// boom_pro
module boom_pro(sw7,start,clk,led,seg,sw_input,row,seg_cat,btn6,buzzer,green,red);
clock: 7.94 ns
lec_check: 0
abc_area: 0
cap_margin: 20
cell_pad_in_sites_detail_placement: 0
cell_pad_in_sites_global_placement: 3
core_aspect_ratio: 1.48
core_margin: 2
core_utilization: 59
cts_cluster_diameter: 55
cts_cluster_size: 20
gpl_timing_driven: 1
hold_slack_margin: 0.19
max_routing_layer: met4
min_routing_layer: met2
setup_slack_margin: -0.55
slew_margin: 20
tns_end_percent: 100
run.sh (not shown) runs the stock make flow with config.mk's settings and CLKGATE_MAP_FILE=.
The baseline never finished: it broke off in global placement without I/O (3_1_place_gp_skip_io).
Rerun with:
==> flow/config.mk (replaced) <==
export PLATFORM = sky130hd
export DESIGN_NAME = boom_pro
export DESIGN_NICKNAME = boom_pro
export VERILOG_FILES = /design/flow/design.v
export SDC_FILE = /design/flow/constraint.sdc
export NUM_CORES = 4
export LEC_CHECK = 0
export CAP_MARGIN = 20
export CORE_MARGIN = 2
export CORE_UTILIZATION = 72
export CTS_CLUSTER_SIZE = 41
export SETUP_SLACK_MARGIN = 1.2
export SLEW_MARGIN = 20
==> flow/constraint.sdc (replaced) <==
create_clock -name core_clock -period 9.32 [get_ports {clk}]
set_input_delay 1.8640 -clock core_clock [delete_from_list [all_inputs] [get_ports {clk}]]
set_output_delay 1.8640 -clock core_clock [all_outputs]
set_load 0.01 [all_outputs]
After rerunning: This time the run finished clean. Die size fell by about a fifth. Synthesized area is unchanged. Synthesized cell count does not change.

exp/nickel:
Starting RTL as in the previous note.
clock: 8.3 ns
lec_check: 0
abc_area: 0
cap_margin: 20
cell_pad_in_sites_global_placement: 0
core_aspect_ratio: 1.48
core_margin: 2
core_utilization: 71
cts_cluster_diameter: 51
cts_cluster_size: 73
gpl_routability_driven: 0
gpl_timing_driven: 1
max_routing_layer: met4
min_routing_layer: met1
place_density_lb_addon: 0.14
setup_slack_margin: 0.44
slew_margin: 20
tns_end_percent: 100
exp/nickel: all stages complete, timing, DRC and antenna checks passed
The inputs of exp/onyx differ from those of exp/nickel as listed below.
==> flow/config.mk <==
export PLATFORM = sky130hd
export DESIGN_NAME = boom_pro
export DESIGN_NICKNAME = boom_pro
export VERILOG_FILES = /design/flow/design.v
export SDC_FILE = /design/flow/constraint.sdc
export NUM_CORES = 4
export LEC_CHECK = 0
export CAP_MARGIN = 20
export CORE_MARGIN = 2
export CORE_UTILIZATION = 9
export SLEW_MARGIN = 20
==> flow/constraint.sdc <==
create_clock -name core_clock -period 23.5 [get_ports {clk}]
set_input_delay 4.7000 -clock core_clock [delete_from_list [all_inputs] [get_ports {clk}]]
set_output_delay 4.7000 -clock core_clock [all_outputs]
set_load 0.01 [all_outputs]
[summary]
Of exp/nickel and exp/onyx, the run reporting the higher synthesis-to-layout area growth was exp/onyx.
Area of the synthesized netlist per yosys stat came out exactly the same in exp/nickel and exp/onyx.
On worst-path maximum fanout: exp/onyx sits above exp/nickel.
The inputs of exp/sierra differ from those of exp/onyx as listed below.
-- flow/config.mk --
<<< exp/onyx, line 6
export NUM_CORES = 4
export LEC_CHECK = 0
export CAP_MARGIN = 20
export CORE_MARGIN = 2
export CORE_UTILIZATION = 9
export SLEW_MARGIN = 20
>>> exp/sierra, line 6
export NUM_CORES = 4
export LEC_CHECK = 0
export ABC_AREA = 1
export CAP_MARGIN = 20
export CORE_MARGIN = 2
export CORE_UTILIZATION = 72
export CTS_CLUSTER_SIZE = 78
export HOLD_SLACK_MARGIN = -0.1
export PLACE_DENSITY_LB_ADDON = 0.2
export SETUP_SLACK_MARGIN = -0.08
export SLEW_MARGIN = 20
==> flow/constraint.sdc <==
create_clock -name core_clock -period 6.65 [get_ports {clk}]
set_input_delay 1.3300 -clock core_clock [delete_from_list [all_inputs] [get_ports {clk}]]
set_output_delay 1.3300 -clock core_clock [all_outputs]
set_load 0.01 [all_outputs]
==> results <==
- The lower global routing usage on met3 of exp/onyx and exp/sierra is in exp/onyx.
- exp/sierra: complete, dirty (setup timing)
- Routed metal-1 wire length (exp/sierra vs. exp/onyx) increases by a few percent
- exp/onyx has a higher final cell count than exp/sierra.
Setup changes, exp/sierra to exp/fjord
==> flow/config.mk <==
export PLATFORM = sky130hd
export DESIGN_NAME = boom_pro
export DESIGN_NICKNAME = boom_pro
export VERILOG_FILES = /design/flow/design.v
export SDC_FILE = /design/flow/constraint.sdc
export NUM_CORES = 4
export LEC_CHECK = 0
export CAP_MARGIN = 20
export CORE_MARGIN = 2
export CORE_UTILIZATION = 40
export SETUP_SLACK_MARGIN = 0.1
export SLEW_MARGIN = 20
==> flow/constraint.sdc <==
create_clock -name core_clock -period 9.91 [get_ports {clk}]
set_input_delay 1.9820 -clock core_clock [delete_from_list [all_inputs] [get_ports {clk}]]
set_output_delay 1.9820 -clock core_clock [all_outputs]
set_load 0.01 [all_outputs]
==> comparison <==
Every stage of the flow completed for exp/fjord, and the final layout passed the timing, design-rule and antenna checks. Comparing met3 wire length for exp/sierra and exp/fjord, the smaller number came from exp/fjord. On worst hold slack, exp/sierra and exp/fjord are neck and neck. In the tables for exp/sierra and exp/fjord, synthesized cell count reads lower with exp/fjord. Compared with exp/sierra, exp/fjord shows compound-cell area share of the yosys netlist higher by 6.4 points. Final routed wire length divided by cell count, exp/sierra and exp/fjord: higher on exp/sierra. Summary of exp/fjord over exp/sierra: worst setup slack moved up; final layout net count moved down.
--- input diff exp/fjord..exp/willow ---
==> flow/config.mk <==
export PLATFORM = sky130hd
export DESIGN_NAME = boom_pro
export DESIGN_NICKNAME = boom_pro
export VERILOG_FILES = /design/flow/design.v
export SDC_FILE = /design/flow/constraint.sdc
export NUM_CORES = 4
export LEC_CHECK = 0
export ABC_AREA = 1
export CAP_MARGIN = 20
export CORE_MARGIN = 2
export CORE_UTILIZATION = 64
export CTS_CLUSTER_SIZE = 96
export SLEW_MARGIN = 20
==> flow/constraint.sdc <==
create_clock -name core_clock -period 8.05 [get_ports {clk}]
set_input_delay 1.6100 -clock core_clock [delete_from_list [all_inputs] [get_ports {clk}]]
set_output_delay 1.6100 -clock core_clock [all_outputs]
set_load 0.01 [all_outputs]
Results
The critical path depth of exp/willow exceeds that of exp/fjord by 15. Summary — filler cell count in the final layout, exp/willow relative to exp/fjord: lower, by 45%. | aggregate global-route resource usage | exp/willow vs exp/fjord | 14 points higher |. From exp/fjord to exp/willow the numbers moved as follows: share of the clock period used by the worst path +0.54 points, detailed-routed wire length on met2 saw an increase, non-clock buffer count down 17%, setup slack after layout saw a decrease.
Here is what was changed in the inputs of exp/umber compared with exp/willow.
-- flow/config.mk --
<<< exp/willow, line 9
export CAP_MARGIN = 20
export CORE_MARGIN = 2
export CORE_UTILIZATION = 64
export CTS_CLUSTER_SIZE = 96
export SLEW_MARGIN = 20
>>> exp/umber, line 9
export CAP_MARGIN = 20
export CORE_MARGIN = 2
export CORE_UTILIZATION = 72
export CTS_CLUSTER_SIZE = 73
export PLACE_DENSITY = 0.65
export SETUP_SLACK_MARGIN = -0.52
export SLEW_MARGIN = 20
==> flow/constraint.sdc <==
create_clock -name core_clock -period 9.32 [get_ports {clk}]
set_input_delay 1.8640 -clock core_clock [delete_from_list [all_inputs] [get_ports {clk}]]
set_output_delay 1.8640 -clock core_clock [all_outputs]
set_load 0.01 [all_outputs]
### Flow results
Across both runs, post-layout period usage of the worst path was lower for exp/umber than for exp/willow. Detailed placer's ending HPWL: exp/umber vs exp/willow up about 2.5%. exp/willow has a higher transition time of the tightest slew-check pin than exp/umber. Going from exp/willow to exp/umber, routed wire length up about 6%, detailed-route wire length per cell increased about 8%.

job 9364:
Starting RTL as in the previous note.
Design boom_pro, start of the top module:
module boom_pro(sw7,start,clk,led,seg,sw_input,row,seg_cat,btn6,buzzer,green,red);
Settings: LEC_CHECK=0, CAP_MARGIN=20, CELL_PAD_IN_SITES_GLOBAL_PLACEMENT=1, CORE_MARGIN=7, CORE_UTILIZATION=17, CTS_CLUSTER_DIAMETER=344, GPL_ROUTABILITY_DRIVEN=0, GPL_TIMING_DRIVEN=1, MAX_ROUTING_LAYER=met4, PLACE_DENSITY_LB_ADDON=0.17, SLEW_MARGIN=20, TNS_END_PERCENT=55; clock period 14.1 ns.
#### Input delta (job 2587 over job 9364)
Settings: TNS_END_PERCENT no longer set, was 55; CTS_CLUSTER_DIAMETER no longer set, was 344; MAX_ROUTING_LAYER no longer set, was met4; GPL_TIMING_DRIVEN no longer set, was 1; CELL_PAD_IN_SITES_GLOBAL_PLACEMENT no longer set, was 1; CORE_UTILIZATION now 40, was 17; GPL_ROUTABILITY_DRIVEN no longer set, was 0; CORE_MARGIN now 2, was 7; PLACE_DENSITY_LB_ADDON no longer set, was 0.17; the clock period (ns, I/O delays scaled along) now 9.41, was 14.1.
- Job 2587 reports a lower reg-to-reg setup timing slack than job 9364 does.
- Floorplan-stage core utilization in job 2587 vs job 9364: up 23 points
- The flow did not stop early for job 2587: all stages ran, and the layout cleared the timing, design-rule and antenna checks.
- music1.one_cnt[10]$_SDFFE_PN0P_ as the destination of the critical timing path was reported by job 2587, and music1.one_cnt[9]$_SDFFE_PN0P_ by job 9364.
- Between job 9364 and job 2587, first-iteration DRC count is higher for job 2587, job 9364 comes in under that.
Relative to job 2587, the following input files were edited for job 6807:
Settings: swapping 40 for 45 in CORE_UTILIZATION; swapping 9.41 for 9.91 in the clock period (ns, I/O delays scaled along).
### Flow results
- Synthesized area came out exactly the same in job 6807 and job 2587.
- Highest-delay cell along the critical path = sky130_fd_sc_hd__fa_1: job 2587; highest-delay cell along the critical path = sky130_fd_sc_hd__a2111oi_0: job 6807
- The net total in the final layout of job 2587 and that of job 6807 are within noise of each other.
Changes in job 3983 relative to job 6807:
Settings: HOLD_SLACK_MARGIN now -0.1, previously not set; CTS_CLUSTER_SIZE now 13, previously not set; CORE_UTILIZATION now 72, was 45; ABC_AREA now 1, previously not set; PLACE_DENSITY_LB_ADDON now 0.2, previously not set; SETUP_SLACK_MARGIN now -0.08, previously not set; the clock period (ns, I/O delays scaled along) now 6.65, was 9.91.
Findings:
Status job 3983: flow complete, layout not clean - setup timing
Number of different library cells in the post-synthesis netlist, job 3983 vs job 6807: down by more than a quarter
In the flow results for job 3983 and job 6807, the delay of the slowest cell on the worst path is smaller on job 6807.
Job 3983 vs. job 6807: sum of met2 wire segment lengths after detailed routing saw an increase, minimum clock period after layout fell 1.32 ns, setup slack moved down, vertical die dimension has decreased, final standard cell area without fillers went up.
Compared to job 6807, job 3983 has overall track demand over capacity in global routing 24 points higher.
Diff job 6807 -> job 3983: highest clock rate rose 17%, number of non-clock inverters in the layout saw an increase.
Input changes introduced in job 7308 (baseline for comparison: job 3983):
Settings: clearing ABC_AREA, which used to be 1; clearing SETUP_SLACK_MARGIN, which used to be -0.08; clearing PLACE_DENSITY_LB_ADDON, which used to be 0.2; swapping 20 for 5 in CAP_MARGIN; clearing HOLD_SLACK_MARGIN, which used to be -0.1; clearing CTS_CLUSTER_SIZE, which used to be 13; swapping 6.65 for 6.76 in the clock period (ns, I/O delays scaled along).
Findings:
[flow] job 7308 | stages: complete | final checks: fail | reason: setup timing
Summary: with job 3983 as the reference, total number of multi-input combinational cells in job 7308 moved down by more than 10%.
NOTE cell area job 3983->job 7308 decreased by a few percent
Comparing non-clock inverter total of the final layout for job 7308 and job 3983, the smaller number came from job 7308.
Compared to job 3983, job 7308 has fmax 1.9% higher.
Modified inputs, job 4546 compared to job 7308
Settings: a change of CAP_MARGIN from 5 to 20; an added SETUP_SLACK_MARGIN of -0.08; an added HOLD_SLACK_MARGIN of -0.1; a change of the clock period (ns, I/O delays scaled along) from 6.76 to 6.65.
- STATUS run=job 4546 STAGES=ALL_DONE FINAL_CHECKS=FAILED CAUSE=setup timing
- Changes observed in job 4546 relative to job 7308: number of placed instances with taps included shows no meaningful change; area growth from synthesis to layout shows an increase of 2.0 points.
- Against job 7308 as the reference, job 4546 delivers a lower worst hold slack.
- Compared with job 7308, job 4546 shows total via count in the routed design that has gone up by a few percent.
